## job 9142
==> flow/design.v <==
module decode(
	clk		,
	rst_n		,
	data_in	,
	data_out	
	);
	input clk;
	input rst_n;
	input [1:0] data_in;	 
	output reg data_out;
	wire [1:0] dis_00,dis_01,dis_10,dis_11;
	wire [31:0] add_1,add_2,add_3,add_4,add_5,add_6,add_7,add_8;
	reg [9:0]	path_s0,path_s1,path_s2,path_s3;   
	reg [31:0]	dis_s0,dis_s1,dis_s2,dis_s3;
	reg [19:0]count_clear;
	assign dis_00=data_in[1]+data_in[0];
	assign dis_01=data_in[1]+(data_in[0]^1'b1);
	assign dis_10=(data_in[1]^1'b1)+data_in[0];
	assign dis_11=(data_in[1]^1'b1)+(data_in[0]^1'b1);
	always @(posedge clk or negedge rst_n)
		if (rst_n==1'b0)
			count_clear<=20'b0;
		else if (count_clear>=20'd50000)
			count_clear<=20'b0;
		else
			count_clear<=count_clear+1'b1;
	assign add_1=dis_00+dis_s0;  
	assign add_2=dis_11+dis_s2;
	always @(posedge clk or negedge rst_n)
	begin
		if (rst_n==1'b0) 
			begin
				path_s0=10'b0;
				dis_s0=32'b0;
			end
		else if (count_clear==20'd50000)
			begin
				path_s0=10'b0;
				dis_s0=32'b0;
			end
		else if (add_1<=add_2)
			begin
				path_s0<={path_s0[8:0],1'b0};
				dis_s0<=add_1;
			end
		else 
			begin
				path_s0<={path_s2[8:0],1'b0};
				dis_s0<=add_2;
			end
	end
	assign add_3=dis_11+dis_s0;
	assign add_4=dis_00+dis_s2;
	always @(posedge clk or negedge rst_n)
	begin
		if (rst_n==1'b0) 
			begin
				path_s1=10'b0;
				dis_s1=32'b0;
			end
		else if (count_clear==20'd50000)
			begin
				path_s1=10'b0;
				dis_s1=32'b0;
			end
		else if (add_3<=add_4)
			begin
				path_s1<={path_s0[8:0],1'b1};
				dis_s1<=add_3;
			end
		else 
			begin
				path_s1<={path_s2[8:0],1'b1};
				dis_s1<=add_4;
			end
	end
	assign add_5=dis_01+dis_s1;
	assign add_6=dis_10+dis_s3;
	always @(posedge clk or negedge rst_n)
	begin
		if (rst_n==1'b0)
			begin
				path_s2=10'b0;
				dis_s2=32'b0;
			end
		else if (count_clear==20'd50000)
			begin
				path_s2=10'b0;
				dis_s2=32'b0;
			end
		else if (add_5<=add_6)
			begin
				path_s2<={path_s1[8:0],1'b0};
				dis_s2<=add_5;
			end
		else 
			begin
				path_s2<={path_s3[8:0],1'b0};
				dis_s2<=add_6;
			end
	end
	assign add_7=dis_10+dis_s1;
	assign add_8=dis_01+dis_s3;
	always @(posedge clk or negedge rst_n)
	begin
		if (rst_n==1'b0)
			begin
				path_s3=10'b0;
				dis_s3=32'b0;
			end
		else if (count_clear==20'd50000)
			begin
				path_s3=10'b0;
				dis_s3=32'b0;
			end
		else if (add_7<add_8)
			begin
				path_s3<={path_s1[8:0],1'b1};
				dis_s3<=add_7;
			end
		else 
			begin
				path_s3<={path_s3[8:0],1'b1};
				dis_s3<=add_8;
			end
	end
	always @(*)
	begin
		if ((dis_s0<=dis_s1)&&(dis_s0<=dis_s2)&&(dis_s0<=dis_s3))
			data_out<=path_s0[9];
		else if ((dis_s1<=dis_s0)&&(dis_s1<=dis_s2)&&(dis_s1<=dis_s3))
			data_out<=path_s1[9];
		else if ((dis_s2<=dis_s0)&&(dis_s2<=dis_s1)&&(dis_s2<=dis_s3))
			data_out<=path_s2[9];
		else  data_out<=path_s3[9];
	end
endmodule
Settings: LEC_CHECK=0, CAP_MARGIN=20, CORE_MARGIN=7, CORE_UTILIZATION=40, CTS_CLUSTER_DIAMETER=195, HOLD_SLACK_MARGIN=0.18, SLEW_MARGIN=20; clock period 6.0 ns.
run.sh (not shown) runs the stock make flow with config.mk's settings and CLKGATE_MAP_FILE=.
> inputs changed (job 9142 -> job 4942)
Settings: CORE_MARGIN: 7 -> 2; CTS_CLUSTER_DIAMETER: 195 -> 397; CORE_UTILIZATION: 40 -> 59; HOLD_SLACK_MARGIN: 0.18 -> unset; PLACE_DENSITY: unset -> 0.6; CTS_CLUSTER_SIZE: unset -> 98.
Results
Summary of job 4942 over job 9142: wire length after detailed routing has decreased, worst setup slack has decreased. The routed via count divided by cell count of job 4942 is higher than that of job 9142. Against job 9142, job 4942 comes in 0.45 points higher on fraction of area in registers. Looking at first-pass GRT wire length across both flows, job 4942 is the stronger of the two, with job 9142 trailing. In the final reports, the cell area of job 4942 is smaller than that of job 9142. Per the comparison of job 4942 with job 9142, area of the die went down 37%, pin count of the biggest net entering global routing down 10. Layout overhead on the synthesized area: lower on job 4942. Job 4942: insertion delay of the later-clocked pin in the worst-skew pair is 30 ps lower than what job 9142 reported.
diff inputs: job 4942 => job 3033
Settings: swapping 0.6 for 0.39 in PLACE_DENSITY; putting CORE_ASPECT_RATIO at 0.87 where nothing was set; putting TNS_END_PERCENT at 25 where nothing was set; swapping 20 for 0 in CAP_MARGIN; putting SETUP_SLACK_MARGIN at -0.14 where nothing was set; swapping 20 for 40 in SLEW_MARGIN; swapping 59 for 61 in CORE_UTILIZATION.
Notes after the runs:
On clock skew, job 3033 and job 4942 are neck and neck. Looking at least setup slack across all paths after layout across both flows, job 3033 is the weaker of the two, with job 4942 ahead. Job 3033 vs. job 4942: overall global routing resource usage +1.8 points, count of placed standard cells including taps dropped about 1%.
What job 7394 does differently from job 3033 at the input level:
Settings: a deleted TNS_END_PERCENT that had been 25; a deleted CORE_ASPECT_RATIO that had been 0.87; a deleted SETUP_SLACK_MARGIN that had been -0.14; a deleted CTS_CLUSTER_SIZE that had been 98; a change of PLACE_DENSITY from 0.39 to 0.6; a change of CORE_UTILIZATION from 61 to 40; a change of SLEW_MARGIN from 40 to 20; a deleted CTS_CLUSTER_DIAMETER that had been 397; a change of CAP_MARGIN from 0 to 20.
Findings:
Global-route track usage on met1 was higher in the run labelled job 3033. Job 7394 went all the way through synthesis, placement and routing and the layout is clean on timing, DRC and antenna. Job 3033 reached the end of the flow, and the finished layout is clean on the timing, design-rule and antenna checks. The tightest slew margin relative to the limit number comes out higher for job 3033 vs job 7394. Post-layout instance count excluding filler cells: lower on job 3033. Job 7394 vs job 3033: share of cell area taken by flip-flops and latches down in job 7394. Diff job 3033 -> job 7394 | number of buffers and inverters on the critical path | increase of 1. Job 7394 against job 3033: total global routing track utilization has decreased; timing-limited maximum frequency now sits higher; diode insertion count for antenna repair lost 2.
[inputs] job 6008 vs job 7394
Settings: an added CELL_PAD_IN_SITES_GLOBAL_PLACEMENT of 3; an added CTS_CLUSTER_SIZE of 98; an added CTS_CLUSTER_DIAMETER of 339.
==> comparison <==
- Diff job 7394 -> job 6008: post-cts resize count increased 2; final critical path time including I/O delays and setup increased 52 ps; worst hold margin increased 18 ps.
The following lists how job 2947 was set up differently from job 6008:
Settings: changing CORE_UTILIZATION from 40 to 72; removing CTS_CLUSTER_SIZE (formerly 98); changing CTS_CLUSTER_DIAMETER from 339 to 28; setting HOLD_SLACK_MARGIN to -0.08 for the first time; setting ABC_AREA to 0 for the first time; setting SETUP_SLACK_MARGIN to 1.66 for the first time; removing CELL_PAD_IN_SITES_GLOBAL_PLACEMENT (formerly 3); changing PLACE_DENSITY from 0.6 to 0.67.
Notes after the runs:
Seen in the log of job 2947: DPL-0038 during 5_1_grt, after which the run never completed. Job 2947 vs. job 6008: post-CTS resize count rose 412, last weighted congestion value of the routability-driven placer rose 0.13. Changes observed in job 2947 relative to job 6008: number of I/O port buffers shows no meaningful change, starting density of the core increased 32 points, placed instance area went down.
